run A:
==> flow/design.v (excerpt) <==
module SingleCycle_Top
(
	input				CLK	,
	input				RST	,
	output [9:0]	IMEM_ADDR	,
	input	 [15:0]	IMEM_RDATA	,
	output [9:0]	DMEM_ADDR	,
	output [15:0]	DMEM_WDATA	,
	output			DMEM_WE		,
	input	 [15:0]	DMEM_RDATA
);
	wire [15:0] sel_pc_out;
	wire [15:0] pc_out;
	wire [15:0] im_out;
	wire [15:0] alu_in;
	wire [15:0] rd1;
	wire [15:0] rd2;
	wire [15:0] alu_imm_out;
	wire [15:0] alu_out;
	wire [15:0] alu_bypass_out;
	wire [15:0] aux_out;
	wire [15:0] mem_out;
	wire [15:0] mem_bypass_out;
	wire [15:0] store_pc_out;
	wire [15:0] sum_imm_out;
	wire               comp;
	wire               sel_pc;    
	wire               sum_imm;   
	wire               store_pc;  
	wire               reg_we;    
	wire               alu_imm;   
	typedefs::alu_opcode_t alu_ctrl;  
	wire               alu_bypass;
	wire					 alu_feedback_in;
	wire               mem_we;    
	wire               mem_bypass;
	Controller control_block(
		.clk(CLK), 
		.op(typedefs::opcode_t'(im_out[15:10])), 
		.comp(comp), 
		.sel_PC(sel_pc), 
		.sum_imm(sum_imm), 
		.store_pc(store_pc), 
		.reg_we(reg_we), 
		.alu_imm(alu_imm), 
		.alu_ctrl(alu_ctrl), 
		.alu_bypass(alu_bypass),
		.alu_feedback_in(alu_feedback_in),
		.mem_we(mem_we), 
		.mem_bypass(mem_bypass)
	);
	Mux2x1 feedback_mux(
		.a(rd1), 
		.b(aux_out), 
		.sel(alu_feedback_in), 
		.out(alu_in)
	);
	Mux2x1 pc_mux(
		.a(pc_out + sum_imm_out), 
		.b(aux_out), 
		.sel(sel_pc), 
		.out(sel_pc_out)
	);
	Mux2x1 sum_imm_mux(
		.a(16'h1), 
		.b(aux_out), 
		.sel(sum_imm), 
		.out(sum_imm_out)
	);
	Reg pc(
  ...
Size: about 4800 cells after synthesis, roughly 540 flip-flops, ~71 I/O pins, ~33000 um2 of cells after synthesis.
clock: 16.0 ns
lec_check: 0
abc_area: 1
cap_margin: 20
cell_pad_in_sites_global_placement: 2
core_aspect_ratio: 1.42
core_margin: 3
core_utilization: 24
cts_cluster_diameter: 88
gpl_routability_driven: 0
max_routing_layer: met4
place_density_lb_addon: 0.17
slew_margin: 20
run.sh (not shown) runs the stock make flow with config.mk's settings and CLKGATE_MAP_FILE=.
Run A reached the end of the flow, and the finished layout is clean on the timing, design-rule and antenna checks.
Changes in run B relative to run A:
Settings: SETUP_SLACK_MARGIN: unset -> 0.19; CTS_CLUSTER_DIAMETER: 88 -> unset; CORE_MARGIN: 3 -> 2; PLACE_DENSITY_LB_ADDON: 0.17 -> unset; CORE_UTILIZATION: 24 -> 40; HOLD_SLACK_MARGIN: unset -> 0.29; MIN_ROUTING_LAYER: unset -> met2; CORE_ASPECT_RATIO: 1.42 -> unset; CAP_MARGIN: 20 -> 35; MAX_ROUTING_LAYER: met4 -> unset; CELL_PAD_IN_SITES_GLOBAL_PLACEMENT: 2 -> unset.
[summary]
Run B and run A ended up with nearly the same xor and xnor area share after synthesis.
X dimension of the die: run B vs run A down about 8%
Effective utilization at floorplan | run B above run A
Comparing placed instance count for run B and run A, the smaller number came from run B.
Tool error GRT-0116 stopped run B during global routing (5_1_grt); no final results.
Changes in run C relative to run B:
Settings: changing SETUP_SLACK_MARGIN from 0.19 to 2.24; removing ABC_AREA (formerly 1); changing CORE_UTILIZATION from 40 to 57; changing CAP_MARGIN from 35 to 20; removing MIN_ROUTING_LAYER (formerly met2); removing HOLD_SLACK_MARGIN (formerly 0.29); removing GPL_ROUTABILITY_DRIVEN (formerly 0); changing the clock period (ns, I/O delays scaled along) from 16.0 to 8.14.
Run C did not run to completion, as it errored out during global routing (5_1_grt).
Comparing run B and run C, the lower mean area per synthesized cell was measured on run B.
Sort run B and run C by placed wire-length estimate, descending, and run C comes first.
Changes observed in run C relative to run B: fraction of synthesized cell area in xor and xnor cells barely changed; chip area moved down; post-synthesis mux area share rose 2.6 points; part of the Yosys area used for sequential elements dropped 0.50 points.
Placement-stage cell area was higher in run C than in run B.
The area fraction in full adders, half adders and majority gates of run B and that of run C are within noise of each other.
Run B -> run C: yosys synthesis chip area increased slightly
Between run B and run C, the number of placed instances with taps included is lower for run C.
